## run 1
## fir
module fir
#(
    parameter   DIN_WIDTH    = 8    ,    
                FIR_TAP      = 16   ,    
                COEF_WIDTH   = 8    ,    
                DOUT_WIDTH   = 8        
)
(
    input           clk         ,
    input           rst_n       ,
    input           load_sw     ,                
    input       [ DIN_WIDTH-1:0]    data_in ,    
    input       [COEF_WIDTH-1:0]    coff_in ,    
    output      [DOUT_WIDTH-1:0]    data_out     
    );
make LEC_CHECK=0 ABC_AREA=1 CAP_MARGIN=20 CELL_PAD_IN_SITES_DETAIL_PLACEMENT=1 CORE_ASPECT_RATIO=1.55 CORE_MARGIN=2 CORE_UTILIZATION=40 CTS_CLUSTER_SIZE=93 GPL_TIMING_DRIVEN=0 HOLD_SLACK_MARGIN=0.21 SLEW_MARGIN=20 finish   # period 6.12 ns
run.sh (not shown) runs the stock make flow with config.mk's settings and CLKGATE_MAP_FILE=.
Run 1 ended with every stage complete and zero timing, DRC or antenna violations.
Edits applied to the flow inputs when going from run 1 to run 2:
Settings: CORE_ASPECT_RATIO removed (was 1.55); ABC_AREA removed (was 1); CORE_UTILIZATION changed from 40 to 66; CELL_PAD_IN_SITES_DETAIL_PLACEMENT removed (was 1); HOLD_SLACK_MARGIN removed (was 0.21); CTS_CLUSTER_SIZE removed (was 93); GPL_TIMING_DRIVEN removed (was 0); the clock period (ns, I/O delays scaled along) changed from 6.12 to 4.7.
[summary]
Run 2 vs run 1 — layout overhead on the synthesized area rose 12 points. Compared with run 1, number of DRC markers in iteration 0 in run 2 decreased by more than 10%. In run 2 relative to run 1, overall via count from detail_route had gone down by more than 10%. Of the two candidates, run 1 has the worse worst clock skew and run 2 the better one. Compared with run 1, run 2 instantiates a smaller number of standard cells. Layout checks on run 2: not met. Flow itself completed; violations: negative setup slack.
What run 3 does differently from run 2 at the input level:
Settings: CTS_CLUSTER_DIAMETER newly set to 116; TNS_END_PERCENT newly set to 85; CORE_UTILIZATION changed from 66 to 40; HOLD_SLACK_MARGIN newly set to 0.02; the clock period (ns, I/O delays scaled along) changed from 4.7 to 7.0.
Results
Having completed the whole flow, run 3 delivered a layout that passed the timing, DRC and antenna checks.
Compared with run 2, run 3 has extra setup slack.
In the final reports, the cell area of run 3 is smaller than that of run 2.
Row number of nets in the layout: run 3 lower / run 2 higher
In run 3 the clock skew turned out 0.022 ns higher than in run 2.

* * *

Starting RTL as in the previous note.
==> flow/config.mk <==
export PLATFORM = sky130hd
export DESIGN_NAME = fir
export DESIGN_NICKNAME = fir
export VERILOG_FILES = /design/flow/design.v
export SDC_FILE = /design/flow/constraint.sdc
export NUM_CORES = 4
export LEC_CHECK = 0
export CAP_MARGIN = 20
export CORE_MARGIN = 2
export CORE_UTILIZATION = 40
export SLEW_MARGIN = 20
==> flow/constraint.sdc <==
create_clock -name core_clock -period 5.91 [get_ports {clk}]
set_input_delay 1.1820 -clock core_clock [delete_from_list [all_inputs] [get_ports {clk}]]
set_output_delay 1.1820 -clock core_clock [all_outputs]
set_load 0.01 [all_outputs]
The starting point produced a clean layout.
Next try:
--- a/flow/config.mk
+++ b/flow/config.mk
@@ -7,0 +8 @@
+export ABC_AREA = 1
@@ -10 +11,3 @@
-export CORE_UTILIZATION = 40
+export CORE_UTILIZATION = 72
+export CTS_CLUSTER_SIZE = 76
+export PLACE_DENSITY = 0.76
==> flow/constraint.sdc (replaced) <==
create_clock -name core_clock -period 4.16 [get_ports {clk}]
set_input_delay 0.8320 -clock core_clock [delete_from_list [all_inputs] [get_ports {clk}]]
set_output_delay 0.8320 -clock core_clock [all_outputs]
set_load 0.01 [all_outputs]
With this change the flow finished but failed the layout checks on setup timing.
Worst setup slack degrades by 1600 ps.
Clock-buffer cell count climbs by 9.
Hold slack degrades by 390 ps.
Wire length climbs by about 50%.
Sequential share of layout area drops by 2.8 points.
Flip-flop count is unchanged.
Cell count climbs by about 15%.
Critical path depth climbs by 1.
Utilization climbs by 45 points.
Next try:
--- a/flow/config.mk
+++ b/flow/config.mk
@@ -8 +8 @@
-export ABC_AREA = 1
+export ABC_AREA = 0
@@ -9,0 +10,2 @@
+export CELL_PAD_IN_SITES_GLOBAL_PLACEMENT = 1
+export CORE_ASPECT_RATIO = 1.88
@@ -11,4 +13,5 @@
-export CORE_UTILIZATION = 72
-export CTS_CLUSTER_SIZE = 76
-export PLACE_DENSITY = 0.76
-export SLEW_MARGIN = 20
+export CORE_UTILIZATION = 43
+export MAX_ROUTING_LAYER = met4
+export MIN_ROUTING_LAYER = met2
+export PLACE_DENSITY_LB_ADDON = 0.18
+export SLEW_MARGIN = 25
==> flow/constraint.sdc (replaced) <==
create_clock -name core_clock -period 3.99 [get_ports {clk}]
set_input_delay 0.7980 -clock core_clock [delete_from_list [all_inputs] [get_ports {clk}]]
set_output_delay 0.7980 -clock core_clock [all_outputs]
set_load 0.01 [all_outputs]
=>
- The new run finished but failed the layout checks on setup timing
- first-iteration DRC count grows by 54%
- worst hold slack is better by 38 ps
- design area grows by 0.43%
Next try:
==> flow/config.mk (replaced) <==
export PLATFORM = sky130hd
export DESIGN_NAME = fir
export DESIGN_NICKNAME = fir
export VERILOG_FILES = /design/flow/design.v
export SDC_FILE = /design/flow/constraint.sdc
export NUM_CORES = 4
export LEC_CHECK = 0
export ABC_AREA = 0
export CAP_MARGIN = 20
export CORE_MARGIN = 2
export CORE_UTILIZATION = 72
export CTS_CLUSTER_DIAMETER = 95
export CTS_CLUSTER_SIZE = 14
export SETUP_SLACK_MARGIN = 0.59
export SLEW_MARGIN = 20
==> flow/constraint.sdc (replaced) <==
create_clock -name core_clock -period 3.23 [get_ports {clk}]
set_input_delay 0.6460 -clock core_clock [delete_from_list [all_inputs] [get_ports {clk}]]
set_output_delay 0.6460 -clock core_clock [all_outputs]
set_load 0.01 [all_outputs]
- The new run reached the layout checks and failed them: hold timing, setup timing
- first-iteration DRC count shrinks by 39%
- design area increases by 1.1%
- clock-buffer cell count goes down by 23
- setup slack got worse by 1000 ps
- area after synthesis stays the same
- core utilization increases by 39 points
- synthesized cell count is unchanged
- global-route usage fell by 0.65 points
- wire length came out higher by 23%
- die size decreases by 40%
Next try:
--- a/flow/config.mk
+++ b/flow/config.mk
@@ -8 +7,0 @@
-export ABC_AREA = 0
@@ -11,4 +10 @@
-export CORE_UTILIZATION = 72
-export CTS_CLUSTER_DIAMETER = 95
-export CTS_CLUSTER_SIZE = 14
-export SETUP_SLACK_MARGIN = 0.59
+export CORE_UTILIZATION = 70
==> flow/constraint.sdc (replaced) <==
create_clock -name core_clock -period 4.92 [get_ports {clk}]
set_input_delay 0.9840 -clock core_clock [delete_from_list [all_inputs] [get_ports {clk}]]
set_output_delay 0.9840 -clock core_clock [all_outputs]
set_load 0.01 [all_outputs]
Outcome: Now the flow finished but failed the layout checks on setup timing. Count of clock-buffer cells in the layout is higher by 15. Wire length fell by a quarter to a third. Via count decreases by about a fifth. Cell count goes down by a little under a tenth. Die area grows by a few percent. Global-route usage drops by 5.6 points. Hold slack gains 290 ps. Synthesized area stays the same. Sequential share of layout area went up by 2.3 points.
